==> inputs of run D <==
Design radar, start of the top module:
 module radar(  input clk, input rst, input echo, input [1:0] boton_cambiar_grados, output done, output trigger,
 output [15:0] distance, output PWM, input ultra);
Settings: LEC_CHECK=0, ABC_AREA=1, CAP_MARGIN=10, CELL_PAD_IN_SITES_DETAIL_PLACEMENT=2, CELL_PAD_IN_SITES_GLOBAL_PLACEMENT=1, CORE_ASPECT_RATIO=1.34, CORE_MARGIN=2, CORE_UTILIZATION=28, CTS_CLUSTER_DIAMETER=331, CTS_CLUSTER_SIZE=36, GPL_ROUTABILITY_DRIVEN=1, GPL_TIMING_DRIVEN=1, MAX_ROUTING_LAYER=met4, PLACE_DENSITY_LB_ADDON=0.01, SLEW_MARGIN=0, TNS_END_PERCENT=25; clock period 19.0 ns.
run.sh (not shown) runs the stock make flow with config.mk's settings and CLKGATE_MAP_FILE=.
==> run B (differences from run D) <==
==> flow/config.mk (replaced) <==
export PLATFORM = sky130hd
export DESIGN_NAME = radar
export DESIGN_NICKNAME = radar
export VERILOG_FILES = /design/flow/design.v
export SDC_FILE = /design/flow/constraint.sdc
export NUM_CORES = 4
export LEC_CHECK = 0
export ABC_AREA = 1
export CAP_MARGIN = 40
export CORE_MARGIN = 2
export CORE_UTILIZATION = 72
export CTS_CLUSTER_SIZE = 98
export PLACE_DENSITY = 0.35
export SLEW_MARGIN = 20
==> flow/constraint.sdc (replaced) <==
create_clock -name core_clock -period 12.0 [get_ports {clk}]
set_input_delay 2.4000 -clock core_clock [delete_from_list [all_inputs] [get_ports {clk}]]
set_output_delay 2.4000 -clock core_clock [all_outputs]
set_load 0.01 [all_outputs]
==> comparison table <==
metric	run D	run B
# IOs	25	25
Die Height	330 um	180 um
Area fraction in full adders, half adders and majority gates	0.104	0.104
Share of flip-flops with an asynchronous set or reset	0	0
Yosys stat chip area	22,200 sq um	22,200 sq um
Cell with the most instances after synthesis	sky130_fd_sc_hd__nand2_1	sky130_fd_sc_hd__nand2_1
Number of different library cells in the post-synthesis netlist	68	68
Mapped Nets	3,894	3,894
Yosys aoi share	0.0635	0.0635
Average cell area after synthesis	5.96 sq um	5.96 sq um
Weighted congestion at the end of routability-driven global placement	0.868	1.12
Result of the run	timing/DRC/antenna clean	stopped before the end
Failing step	-	detailed placement (3_5_place_dp)
Xor and xnor area share after synthesis	0.0451	0.0451
Area of the mapped netlist	22,200 sq um	22,200 sq um
Core utilization at floorplan	0.283	0.729
Chip Footprint	81,700 sq um	32,300 sq um
Die X	247 um	180 um
Cell row count	119	64
Core Area	78,600 sq um	30,500 sq um

---

==> trial 98: inputs <==
==> flow/design.v <==
`timescale 10ns/1ns
module servo( input clk, input rst, output reg PWM, input [1:0]boton_cambiar_grados );
integer contador;
integer frecuencia;
integer auxContador;
reg C;
always@(posedge clk) begin
if (rst) begin
	PWM<=0;
	contador<=0;
end else begin
PWM<=~boton_cambiar_grados;
	auxContador=auxContador+1;
	if(boton_cambiar_grados==1)
		begin
				contador<= contador +1;                      
				if (contador< 75_000) 
				begin
					PWM <= 1;
				end
				else
				if (contador < 1_900_000)  
				begin
				PWM <= 0;
				end
	end			
	else if(boton_cambiar_grados==2)
		begin
				contador<= contador +1;                      
				if (contador<150_000)  
				begin
					PWM <= 1;
				end
				else
				if (contador < 1_850_000)  
				begin
				PWM <= 0;
				end
	end	
	else if(boton_cambiar_grados==3)
		begin
				contador<= contador +1;                      
				if (contador<240_000)	 
				begin
					PWM <= 1;
				end
				else
				if (contador < 1_800_000)  
				begin
				PWM <= 0;
				end
	end
	if(contador >=2_100_000)  
	begin
		contador <= 0;
	end			
end
end
 endmodule 
module ultrasonido1(input ultra, input clk, input rst, input echo, output reg done, output reg trigger, output reg [15:0] distance);
	parameter divH = 1000; 
	parameter divL = 2000;
	integer countF;
	integer countEcho;
	always @(posedge clk) begin 
		if (rst | ultra) 
		begin 
			countF <= 0;
			trigger <= 0;
		end 
		else 
		begin
			countF <= countF +1;  
			if (countF < divH+1)
				trigger <= 1;
			else
			if (countF < divL+1)
				trigger <= 0;
			else 
				countF <= 0;
		end
	end
	always @(posedge clk) begin
		if (rst) begin
			countEcho <= 0;
			done <= 0;
			distance <= 0;
		end
		else if (echo == 1) begin
			countEcho <= countEcho +1;
			done <= 0;
		end
		else
		begin
			if (echo == 0 & countEcho != 0)	
				distance <= (~countEcho*340)/2000000;
				countEcho <=0;
				done <= 1; 	
		end
	end
endmodule
`timescale 10ns/1ns
 module radar(  input clk, input rst, input echo, input [1:0] boton_cambiar_grados, output done, output trigger,
 output [15:0] distance, output PWM, input ultra);
 servo   servo( .clk (clk), .rst(rst), .PWM(PWM), .boton_cambiar_grados(boton_cambiar_grados));
 ultrasonido1 ultrasonido2( .ultra(ultra), .clk(clk), .rst(rst),  .echo(echo), .done(done), .trigger(trigger),.distance(distance));
 endmodule
==> flow/run.sh <==
#!/bin/bash
# the make line also repeats each setting of config.mk as NAME=value (left out here)
make -C /OpenROAD-flow-scripts/flow DESIGN_CONFIG=/design/flow/config.mk WORK_HOME=/design/flow/orfs CLKGATE_MAP_FILE= finish
==> flow/config.mk <==
export PLATFORM = sky130hd
export DESIGN_NAME = radar
export DESIGN_NICKNAME = radar
export VERILOG_FILES = /design/flow/design.v
export SDC_FILE = /design/flow/constraint.sdc
export NUM_CORES = 4
export LEC_CHECK = 0
export CAP_MARGIN = 10
export CELL_PAD_IN_SITES_GLOBAL_PLACEMENT = 1
export CORE_ASPECT_RATIO = 1.34
export CORE_MARGIN = 2
export CORE_UTILIZATION = 28
export CTS_CLUSTER_DIAMETER = 331
export CTS_CLUSTER_SIZE = 36
export GPL_ROUTABILITY_DRIVEN = 0
export GPL_TIMING_DRIVEN = 1
export MAX_ROUTING_LAYER = met4
export PLACE_DENSITY_LB_ADDON = 0.01
export SLEW_MARGIN = 0
export TNS_END_PERCENT = 25
==> flow/constraint.sdc <==
create_clock -name core_clock -period 19.0 [get_ports {clk}]
set_input_delay 3.8000 -clock core_clock [delete_from_list [all_inputs] [get_ports {clk}]]
set_output_delay 3.8000 -clock core_clock [all_outputs]
set_load 0.01 [all_outputs]
==> build 11 (differences from trial 98) <==
==> flow/config.mk (replaced) <==
export PLATFORM = sky130hd
export DESIGN_NAME = radar
export DESIGN_NICKNAME = radar
export VERILOG_FILES = /design/flow/design.v
export SDC_FILE = /design/flow/constraint.sdc
export NUM_CORES = 4
export LEC_CHECK = 0
export ABC_AREA = 0
export CAP_MARGIN = 10
export CELL_PAD_IN_SITES_DETAIL_PLACEMENT = 2
export CELL_PAD_IN_SITES_GLOBAL_PLACEMENT = 1
export CORE_ASPECT_RATIO = 1.34
export CORE_MARGIN = 8
export CORE_UTILIZATION = 28
export CTS_CLUSTER_DIAMETER = 282
export CTS_CLUSTER_SIZE = 36
export GPL_ROUTABILITY_DRIVEN = 1
export GPL_TIMING_DRIVEN = 0
export MAX_ROUTING_LAYER = met4
export PLACE_DENSITY_LB_ADDON = 0.01
export SLEW_MARGIN = 0
export TNS_END_PERCENT = 60
==> flow/constraint.sdc (replaced) <==
create_clock -name core_clock -period 29.1 [get_ports {clk}]
set_input_delay 5.8200 -clock core_clock [delete_from_list [all_inputs] [get_ports {clk}]]
set_output_delay 5.8200 -clock core_clock [all_outputs]
set_load 0.01 [all_outputs]
==> results <==
metric	build 11	trial 98
Status	timing/DRC/antenna clean	timing/DRC/antenna clean
Drt wl/cell	23.3 microns	20.5 microns
Critical path fanouts, max	10	11
Final core utilization	0.310	0.366
Met1 capacity usage during global routing	0.221	0.241
Routed wl met3	909 microns	1420 microns
Met2 WL post-DR	47900 microns	45400 microns
HPWL after detailed placement	72800 microns	70400 microns
Iteration tally of the first detailed-router pass	5	7
Count of buffer and inverter cells on the critical path	9	15
Cell with the most instances on the worst path	a21oi_1	buf_4
Crit path required time	29.39 ns	19.31 ns
Post-layout period usage	0.809	0.959
Global-route wire length before repair	136000 microns	129000 microns
Delay contributed by the slowest stage of the critical path	0.99 ns	0.61 ns
Capturing point of the worst reg2reg path	ultrasonido2.distance[10]	ultrasonido2.distance[4]
Via count	21400	22200
Number of buffers added on ports	23	24

---

==> exp/nickel <==
Starts from the design.v that is shown in full above.
==> flow/config.mk <==
export PLATFORM = sky130hd
export DESIGN_NAME = radar
export DESIGN_NICKNAME = radar
export VERILOG_FILES = /design/flow/design.v
export SDC_FILE = /design/flow/constraint.sdc
export NUM_CORES = 4
export LEC_CHECK = 0
export ABC_AREA = 1
export CAP_MARGIN = 20
export CELL_PAD_IN_SITES_GLOBAL_PLACEMENT = 0
export CORE_ASPECT_RATIO = 0.88
export CORE_MARGIN = 2
export CORE_UTILIZATION = 72
export CTS_CLUSTER_DIAMETER = 393
export GPL_ROUTABILITY_DRIVEN = 0
export PLACE_DENSITY_LB_ADDON = 0.01
export SLEW_MARGIN = 20
export TNS_END_PERCENT = 25
==> flow/constraint.sdc <==
create_clock -name core_clock -period 15.5 [get_ports {clk}]
set_input_delay 3.1000 -clock core_clock [delete_from_list [all_inputs] [get_ports {clk}]]
set_output_delay 3.1000 -clock core_clock [all_outputs]
set_load 0.01 [all_outputs]
==> exp/amber: changes against exp/nickel <==
==> flow/config.mk (replaced) <==
export PLATFORM = sky130hd
export DESIGN_NAME = radar
export DESIGN_NICKNAME = radar
export VERILOG_FILES = /design/flow/design.v
export SDC_FILE = /design/flow/constraint.sdc
export NUM_CORES = 4
export LEC_CHECK = 0
export CAP_MARGIN = 20
export CELL_PAD_IN_SITES_GLOBAL_PLACEMENT = 1
export CORE_ASPECT_RATIO = 0.5
export CORE_MARGIN = 2
export CORE_UTILIZATION = 58
export CTS_CLUSTER_DIAMETER = 393
export GPL_ROUTABILITY_DRIVEN = 0
export PLACE_DENSITY_LB_ADDON = 0.18
export SLEW_MARGIN = 20
export TNS_END_PERCENT = 25
==> flow/constraint.sdc (replaced) <==
create_clock -name core_clock -period 39.6 [get_ports {clk}]
set_input_delay 7.9200 -clock core_clock [delete_from_list [all_inputs] [get_ports {clk}]]
set_output_delay 7.9200 -clock core_clock [all_outputs]
set_load 0.01 [all_outputs]
==> notes <==
exp/nickel ended with an error in 5_1_grt, error GRT-0232. exp/amber produced a clean layout. In exp/amber the area after synthesis is smaller than in exp/nickel, by about 9%. Between exp/amber and exp/nickel, the lower synthesized cell count is in exp/amber (gap 27%, measured against exp/nickel). Of exp/amber and exp/nickel, exp/amber has the higher die size (gap 13%, measured against exp/nickel).
==> figures <==
Placement-stage cell area: exp/nickel 23300 um^2; exp/amber 20800 um^2
Chip Area, Yosys: exp/nickel 22200 um^2; exp/amber 20300 um^2
Run status: exp/nickel did not finish; exp/amber timing/DRC/antenna clean
Last stage reached: exp/nickel 5_1_grt; exp/amber -
Synthesized-area fraction occupied by and/or/nand/nor cells: exp/nickel 0.546; exp/amber 0.275
Net count entering floorplan: exp/nickel 3894; exp/amber 2888
Count of instances resized after the clock tree is built: exp/nickel 85; exp/amber 0
Buffers inserted by post-CTS timing repair: exp/nickel 24; exp/amber 0
Multiplexer share of the synthesized area: exp/nickel 0; exp/amber 0.0166
Total half-perimeter wirelength after legalization and detailed placement: exp/nickel 50.9 mm; exp/amber 48.3 mm
Instance tally after logic synthesis: exp/nickel 3731; exp/amber 2725
Netlist Area Pre-Place: exp/nickel 22200 um^2; exp/amber 20300 um^2
Die X-Extent: exp/nickel 191 um; exp/amber 269 um
Count leader, synth: exp/nickel nand2_1; exp/amber nor2_1
Starting utilization of the core area: exp/nickel 0.729; exp/amber 0.589
Floorplan core area: exp/nickel 30500 um^2; exp/amber 34500 um^2
Number of placement rows: exp/nickel 60; exp/amber 48
